Setup of north:
// MIPS
module MIPS(
	input clk,
	input rst_n,
	input cpu_en,
	input [7:0] data_read,
	input ram_send,
	input ram_receive,
	output reg cpu_send,
	output reg cpu_receive,
	output reg cpu_ready,
	output reg [15:0] data_addr,
	output reg [7:0] data_store,
	output reg [1:0] mem_ctrl, 
	output reg done
	);
Size in the first run: roughly 270 flip-flops.
clock: 3.43 ns
lec_check: 0
abc_area: 0
cap_margin: 15
cell_pad_in_sites_detail_placement: 0
core_margin: 7
core_utilization: 58
gpl_routability_driven: 1
min_routing_layer: met1
place_density_lb_addon: 0.24
setup_slack_margin: 0.61
slew_margin: 20
tns_end_percent: 100
run.sh (not shown) runs the stock make flow with config.mk's settings and CLKGATE_MAP_FILE=.
What south does differently from north at the input level:
Settings: a change of ABC_AREA from 0 to 1; an added CTS_CLUSTER_SIZE of 21; a change of CORE_MARGIN from 7 to 2; a deleted MIN_ROUTING_LAYER that had been met1; a change of PLACE_DENSITY_LB_ADDON from 0.24 to 0.01; a change of SETUP_SLACK_MARGIN from 0.61 to 1.76; a change of CORE_UTILIZATION from 58 to 72; a deleted TNS_END_PERCENT that had been 100; a deleted GPL_ROUTABILITY_DRIVEN that had been 1; a change of CAP_MARGIN from 15 to 20; a deleted CELL_PAD_IN_SITES_DETAIL_PLACEMENT that had been 0; a change of the clock period (ns, I/O delays scaled along) from 3.43 to 5.96.
[summary]
- north fits on a die that is larger than the die of south.
- In the metrics for south and north, the one carrying the lower die height is south.
- | clock buffer count in the final layout | south vs north | about 20% higher |
- Compared with north, south shows a higher total number of vias.
- south: final worst-path setup slack higher than north
Here is what was changed in the inputs of east compared with south.
Settings: a deleted CTS_CLUSTER_SIZE that had been 21; a deleted SETUP_SLACK_MARGIN that had been 1.76; a deleted PLACE_DENSITY_LB_ADDON that had been 0.01; a change of CORE_UTILIZATION from 72 to 23; a deleted ABC_AREA that had been 1; a change of the clock period (ns, I/O delays scaled along) from 5.96 to 4.36.
==> comparison <==
east against south: final core utilization went down by 52 points, layout overhead on the synthesized area saw an increase, instance count on the critical path climbed 3, non-clock buffer count grew by 110%.
Looking at number of nets in the finished design, east sits 418 lower than south does.
## Diff of input files: west against east
Settings: PLACE_DENSITY_LB_ADDON newly set to 0.07; ABC_AREA newly set to 1; GPL_ROUTABILITY_DRIVEN newly set to 0; CORE_UTILIZATION changed from 23 to 71; MAX_ROUTING_LAYER newly set to met4; CTS_CLUSTER_SIZE newly set to 37; SETUP_SLACK_MARGIN newly set to 0.77; CTS_CLUSTER_DIAMETER newly set to 224; the clock period (ns, I/O delays scaled along) changed from 4.36 to 2.71.
### Flow results
- Lower share of synthesized cell area in and, or, nand and nor gates among west and east: east
- Among west and east, the run that stopped before the end is west, and it is the only one.
- Reported for west and east, fraction of synthesis flops using an asynchronous set or reset pin turned out identical to the last digit.
- Core utilization before placement was lower in the run labelled east.
For middle, these inputs were changed with respect to west:
Settings: clearing ABC_AREA, which used to be 1; clearing GPL_ROUTABILITY_DRIVEN, which used to be 0; swapping 71 for 40 in CORE_UTILIZATION; clearing MAX_ROUTING_LAYER, which used to be met4; clearing SETUP_SLACK_MARGIN, which used to be 0.77; clearing PLACE_DENSITY_LB_ADDON, which used to be 0.07; clearing CTS_CLUSTER_SIZE, which used to be 37; clearing CTS_CLUSTER_DIAMETER, which used to be 224; swapping 2.71 for 4.36 in the clock period (ns, I/O delays scaled along).
Findings:
- The flow did not stop early for middle: all stages ran, and the layout cleared the timing, design-rule and antenna checks.
- Post-CTS setup buffer count ended up 111 lower on middle than on west.
- Taking west over middle, the mean post-synth cell area ratio works out to 0.80.
- In the tables for west and middle, post-synthesis instance area reads higher with middle.
- middle: mux cell area share after synthesis 15 points above west
- The cell area after placement reported for middle is greater than that of west by 140 um2.

== job 101 ==
Starting RTL as in the previous note.
export LEC_CHECK = 0
export ABC_AREA = 1
export CAP_MARGIN = 25
export CELL_PAD_IN_SITES_DETAIL_PLACEMENT = 2
export CELL_PAD_IN_SITES_GLOBAL_PLACEMENT = 1
export CORE_ASPECT_RATIO = 0.81
export CORE_MARGIN = 3
export CORE_UTILIZATION = 22
export CTS_CLUSTER_SIZE = 90
export GPL_ROUTABILITY_DRIVEN = 1
export HOLD_SLACK_MARGIN = 0.29
export MAX_ROUTING_LAYER = met5
export MIN_ROUTING_LAYER = met1
export PLACE_DENSITY_LB_ADDON = 0.29
export SLEW_MARGIN = 20
export TNS_END_PERCENT = 100
create_clock -name core_clock -period 3.15 [get_ports {clk}]
[inputs] job 102 vs job 101
- CELL_PAD_IN_SITES_GLOBAL_PLACEMENT: 1 -> unset
- ABC_AREA: 1 -> 0
- CORE_MARGIN: 3 -> 7
- CTS_CLUSTER_SIZE: 90 -> unset
- PLACE_DENSITY_LB_ADDON: 0.29 -> 0.24
- CAP_MARGIN: 25 -> 15
- HOLD_SLACK_MARGIN: 0.29 -> unset
- SETUP_SLACK_MARGIN: unset -> 0.61
- MAX_ROUTING_LAYER: met5 -> unset
- CORE_UTILIZATION: 22 -> 65
- CORE_ASPECT_RATIO: 0.81 -> unset
- CELL_PAD_IN_SITES_DETAIL_PLACEMENT: 2 -> 0
- the clock period (ns, I/O delays scaled along): 3.15 -> 3.43
Notes after the runs:
Job 102 vs job 101: area of all sequential standard cells up
Re initial antenna violation count: job 101 and job 102 aren't equal, and the higher value belongs to job 102.
NOTE: number of global-route vias before repair in job 102 falls short of that of job 101
Job 102 ends up with a maximum fanout along the worst path that is 1 lower than in job 101.
Final wirelength (lower): job 102
Diff job 101 -> job 102 | HPWL reported at the end of detailed placement | decrease of about 30%
Worst-case hold slack essentially unchanged between job 102 and job 101.
Worst clock skew in job 102 is 0.0098 ns below job 101.
Relative to job 101, met3 track utilization from global routing has increased by 9.4 points in job 102.
Cmp job 102 vs job 101: clock network fraction of total power lower in job 102
Combined area of all synthesized cells went up by a few percent going from job 101 to job 102.
Here is what was changed in the inputs of job 103 compared with job 102.
- changing CAP_MARGIN from 15 to 30
- changing CORE_UTILIZATION from 65 to 22
- setting CORE_ASPECT_RATIO to 0.81 for the first time
- changing PLACE_DENSITY_LB_ADDON from 0.24 to 0.29
- changing ABC_AREA from 0 to 1
- setting MAX_ROUTING_LAYER to met4 for the first time
- setting CTS_CLUSTER_SIZE to 90 for the first time
- changing CORE_MARGIN from 7 to 10
- removing SETUP_SLACK_MARGIN (formerly 0.61)
- changing CELL_PAD_IN_SITES_DETAIL_PLACEMENT from 0 to 2
- changing the clock period (ns, I/O delays scaled along) from 3.43 to 3.15
--- outcome ---
Layout overhead on the synthesized area up 1.8 points in job 103 wrt job 102
Taking job 102 as the reference, in job 103 clock-buffer cell count rose 16%, sequential share of cell area increased 0.70 points, actual slew at the worst max-slew pin rose 0.19 ns.
The maximum frequency from static timing analysis reported for job 103 is greater than that of job 102 by 6.5%.
Compared with job 102, job 103 has less setup slack.
Job 103 reports a higher count of inverters not on the clock network in the layout than job 102 does.
Job 103 vs. job 102: placed standard-cell area went up by about 1.1%.
When job 103 is set beside job 102, its switching share of power turns out to be 1.2 points larger.
On job 103: count of buffers added by post-CTS timing repair for setup is 27 lower than what job 102 gave.
Comparing job 102 and job 103, the lower sequential share of power is on job 103.
## Diff of input files: job 104 against job 103
- putting CELL_PAD_IN_SITES_GLOBAL_PLACEMENT at 3 where nothing was set
- putting HOLD_SLACK_MARGIN at 0.29 where nothing was set
- swapping 30 for 25 in CAP_MARGIN
- swapping 22 for 37 in CORE_UTILIZATION
- swapping met4 for met5 in MAX_ROUTING_LAYER
- swapping 10 for 7 in CORE_MARGIN
## What came out
Area after synthesis: job 104 vs job 103 identical. [compare] base=job 103 new=job 104: end-of-flow core utilization increased 17 points; post-cts resize count went up 1. Reported for job 103 and job 104, number of sequential cells in the layout turned out identical to the last digit. Taking job 103 as 1.0, job 104 lands at 0.77 on horizontal extent of the die. On job 104: clock network fraction of design power is 3.0 points lower than what job 103 gave.

## run 1
MIPS again, from the RTL that the note above started with.
make LEC_CHECK=0 ABC_AREA=1 CAP_MARGIN=40 CELL_PAD_IN_SITES_DETAIL_PLACEMENT=0 CORE_MARGIN=2 CORE_UTILIZATION=71 CTS_CLUSTER_DIAMETER=202 CTS_CLUSTER_SIZE=15 GPL_ROUTABILITY_DRIVEN=0 HOLD_SLACK_MARGIN=-0.08 MAX_ROUTING_LAYER=met4 MIN_ROUTING_LAYER=met1 PLACE_DENSITY=0.65 SETUP_SLACK_MARGIN=0.25 SLEW_MARGIN=20 TNS_END_PERCENT=100 finish   # period 2.72 ns
STATUS run=run 1 STAGES=ALL_DONE FINAL_CHECKS=FAILED CAUSE=setup timing
Inputs modified between run 1 and run 2:
- TNS_END_PERCENT: 100 -> unset
- PLACE_DENSITY: 0.65 -> unset
- HOLD_SLACK_MARGIN: -0.08 -> unset
- MAX_ROUTING_LAYER: met4 -> unset
- CAP_MARGIN: 40 -> 20
- MIN_ROUTING_LAYER: met1 -> unset
- CORE_UTILIZATION: 71 -> 66
- ABC_AREA: 1 -> unset
- GPL_ROUTABILITY_DRIVEN: 0 -> unset
- CTS_CLUSTER_SIZE: 15 -> unset
- SETUP_SLACK_MARGIN: 0.25 -> unset
- CELL_PAD_IN_SITES_DETAIL_PLACEMENT: 0 -> unset
- CTS_CLUSTER_DIAMETER: 202 -> unset
- the clock period (ns, I/O delays scaled along): 2.72 -> 3.36
[summary]
Run 2 ran to completion and came out clean on the timing, design-rule and antenna checks.
Cmp run 2 vs run 1: number of cells in Yosys stat lower in run 2
When run 2 is set beside run 1, its combinational power share turns out to be 0.6 points smaller.
Compare run 1 and run 2 | setup slack higher: run 2
Higher combined area of all synthesized cells was reported by run 2, not run 1.
Side by side, synthesized cell count turned out lower in run 2 than in run 1.
Higher die area goes to run 2 over run 1.
Run 1 ended up with met4 as its uppermost layer routed; run 2 ended up with met5.
Changes in run 3 relative to run 2:
- CORE_UTILIZATION: 66 -> 36
- the clock period (ns, I/O delays scaled along): 3.36 -> 11.3
==> results <==
- Between run 2 and run 3, smallest hold slack increased.
- Run 3 vs run 2 on final cell count: run 3 is the higher one.
- From run 2 to run 3 the numbers moved as follows: cell-internal power lower; power fell by 4.7 mW; met2 demand-to-capacity share in global routing shows a reduction of 31 points; maximum vdd ir drop went down.
- First-pass GRT wire length delta for run 3 relative to run 2: about 4.4% lower
- Maximum fanout along the worst path: run 3 higher than run 2
- Run 2 -> run 3: instance area at placement decreased by a few percent
- Between run 3 and run 2, it is run 3 whose sequential power is lower, by 70%.
> inputs changed (run 3 -> run 4)
- CORE_MARGIN: 2 -> 4
- CTS_CLUSTER_DIAMETER: unset -> 292
- CORE_UTILIZATION: 36 -> 40
- TNS_END_PERCENT: unset -> 60
- SETUP_SLACK_MARGIN: unset -> 2.75
- the clock period (ns, I/O delays scaled along): 11.3 -> 10.0
Results
Run 3: full flow OK, the timing, design-rule and antenna checks passed
Run 4 has completed all stages; timing, DRC and antenna checks passed.
From run 3 to run 4 the numbers moved as follows: number of buffers inserted during clock tree synthesis down 2.9%; combinational power up 11%; final non-filler cell area decreased by about 0.43% relative to the old numbers; wire length of the first global-routing pass now sits higher; power density relative to cell area now larger.
Sequential share of layout area: run 4 vs run 3 — no meaningful difference
Run 4: multi-input gate share of total cell area higher than run 3
The setup clock skew after layout number comes out lower for run 4 vs run 3.
Taking run 3 as the reference, in run 4 setup slack has decreased, routed wire length on met2 has decreased.
The following lists how run 5 was set up differently from run 4:
- an added CELL_PAD_IN_SITES_GLOBAL_PLACEMENT of 2
- a deleted SETUP_SLACK_MARGIN that had been 2.75
- an added GPL_TIMING_DRIVEN of 1
- an added MIN_ROUTING_LAYER of met2
- an added CORE_ASPECT_RATIO of 0.96
- an added PLACE_DENSITY_LB_ADDON of 0.09
- a change of CAP_MARGIN from 20 to 40
- a change of SLEW_MARGIN from 20 to 0
- a change of CORE_MARGIN from 4 to 2
- a change of CORE_UTILIZATION from 40 to 32
- a deleted CTS_CLUSTER_DIAMETER that had been 292
- a deleted TNS_END_PERCENT that had been 60
--- outcome ---
Relative to run 4, the met3 layer wire length in the routed design measured on run 5 has increased by more than 100%. The time the final worst path needs with I/O delays and setup number comes out higher for run 5 vs run 4. Going from run 4 to run 5, multi-input logic portion of the cell area now sits lower; final instance area now sits higher; post-route total power now sits higher.
Input changes introduced in run 6 (baseline for comparison: run 5):
- CORE_ASPECT_RATIO removed (was 0.96)
- CAP_MARGIN changed from 40 to 20
- SLEW_MARGIN changed from 0 to 20
- TNS_END_PERCENT newly set to 60
- CORE_UTILIZATION changed from 32 to 40
- HOLD_SLACK_MARGIN newly set to 0.07
- CORE_MARGIN changed from 2 to 3
- GPL_ROUTABILITY_DRIVEN newly set to 0
- CELL_PAD_IN_SITES_GLOBAL_PLACEMENT removed (was 2)
- GPL_TIMING_DRIVEN removed (was 1)
- CTS_CLUSTER_DIAMETER newly set to 292
- SETUP_SLACK_MARGIN newly set to 2.75
- PLACE_DENSITY_LB_ADDON removed (was 0.09)
- MIN_ROUTING_LAYER removed (was met2)
Results
Run 6 reached the final stage; the timing, design-rule and antenna checks on its layout passed.
Run 6 gives less power density over the cells than run 5 did.
Run 6 improves on run 5 in highest attainable clock frequency.
Run 6 against run 5: well-tap cell count decreased by 156 relative to the old numbers; count of clock-buffer cells in the layout decreased by about 19% relative to the old numbers.
Power is estimated from default activity; no workload was simulated.
